Setup of willow:
## labyrinth_car
module labyrinth_car
(
	input  		 clk	,
	input  		 rst	,	 
	input  		 echoR,
	input  		 echoL,
	input  		 echoM,
	output 		 trigR,	 
	output 		 trigL,
	output 		 trigM,
	output 		 Tx	,
	output [3:0] motors_PWM,
	output 		 led,
	output 		 buzzer
);
Size in the first run: ~2,900 cells after synthesis, ~320 flip-flops, roughly 21,000 um^2 of cells after synthesis.
export LEC_CHECK = 0
export ABC_AREA = 1
export CAP_MARGIN = 0
export CORE_ASPECT_RATIO = 0.85
export CORE_MARGIN = 2
export CORE_UTILIZATION = 72
export CTS_CLUSTER_DIAMETER = 143
export GPL_ROUTABILITY_DRIVEN = 0
export PLACE_DENSITY = 0.37
export SETUP_SLACK_MARGIN = 0.55
export SLEW_MARGIN = 20
create_clock -name core_clock -period 4.61 [get_ports {clk}]
run.sh (not shown) runs the stock make flow with config.mk's settings and CLKGATE_MAP_FILE=.
The following lists how maple was set up differently from willow:
Settings: CTS_CLUSTER_SIZE newly set to 95; CAP_MARGIN changed from 0 to 20; CORE_ASPECT_RATIO removed (was 0.85); GPL_ROUTABILITY_DRIVEN removed (was 0); SETUP_SLACK_MARGIN removed (was 0.55); CTS_CLUSTER_DIAMETER removed (was 143); PLACE_DENSITY removed (was 0.37); the clock period (ns, I/O delays scaled along) changed from 4.61 to 3.25.
==> comparison <==
- maple vs willow: core utilization at floorplan up in maple
- Launch point of the worst path: AK.duty[9]$_SDFFE_PP0P_ -> maple, AK.duty[23]$_SDFFE_PP0P_ -> willow
- Any difference in fraction of power consumed by combinational cells between maple and willow is small enough to ignore.
- willow ended with every stage complete and zero timing, DRC or antenna violations.
- The layout from maple, despite a flow that completed every stage, fails the layout checks, with the failing checks listed as setup timing.
- Number of buffers created by CTS (lower): willow
For indigo, these inputs were changed with respect to maple:
Settings: CORE_UTILIZATION changed from 72 to 55; CTS_CLUSTER_SIZE removed (was 95); ABC_AREA removed (was 1); the clock period (ns, I/O delays scaled along) changed from 3.25 to 5.06.
==> comparison <==
indigo finished all stages; the layout is clean.
Of indigo and maple, it is indigo that has the lower synthesized cell count.
What indigo reported for routed wire length has to be multiplied by 1.15 to get the figure for maple.
indigo against maple: met2 layer wire length in the routed design lost about 20%, final core utilization dropped 24 points.
Changes in amber relative to indigo:
Settings: an added PLACE_DENSITY of 0.92; a change of CORE_UTILIZATION from 55 to 72; a change of the clock period (ns, I/O delays scaled along) from 5.06 to 8.06.
Results
- Clock skew on amber is ahead of indigo.
- amber gives less final clock period utilization by the worst path than indigo did.
- When amber is measured against indigo, its aggregate routed wire length turns out about 4.5% higher.
- Clock latency reported for the late side of the worst-skew pair (higher): indigo
- Sequential portion of the cell area, amber and indigo: higher on amber
## Diff of input files: fjord against amber
Settings: PLACE_DENSITY no longer set, was 0.92; CORE_UTILIZATION now 70, was 72; the clock period (ns, I/O delays scaled along) now 5.16, was 8.06.
==> comparison <==
fjord: PASS, flow complete, no timing, DRC or antenna violations
Floorplan check, fjord vs amber: die outline larger in fjord
When fjord is measured against amber, its clock-buffer cell count turns out 4 lower.
amber → fjord: total length of routed wires lost 4.0%, total power after layout picked up an extra 59%.
Relative to amber, final critical path time including I/O delays and setup decreased by 170 ps in fjord.
fjord vs amber on final worst slack: fjord is the lower one.
met1 routed wirelength after detailed routing is higher on fjord
Diff amber..fjord | synthesized cell count | unchanged
Global-route usage (fjord over amber): decrease, 1.5 points
Taking fjord over amber, the reported combinational group power ratio works out to 1.5.
Between fjord and amber, the instance area after placement does not differ in any meaningful way.
--- input diff fjord..quartz ---
Settings: an added SETUP_SLACK_MARGIN of 1.96; a change of the clock period (ns, I/O delays scaled along) from 5.16 to 6.74.
==> comparison <==
quartz against fjord: utilization climbed 0.37 points; routability-driven placement congestion ratio climbed about 1.1%.
Between quartz and fjord, the post-placement cell count figures differ only marginally.
On portion of total power attributed to combinational logic: quartz sits above fjord.
[compare] base=fjord new=quartz: global-route wire length before repair shows an increase of 380 um, power went down by about 30%, via count shows an increase of 142, met2 demand-to-capacity share in global routing increased 0.16 points, finished layout cell area now larger.
For fjord and quartz, there was not a single run that failed to finish clean.
When quartz is measured against fjord, its shortest clock period the worst path allows after layout turns out 130 ps lower.
Power and IR drop assume default switching activity.
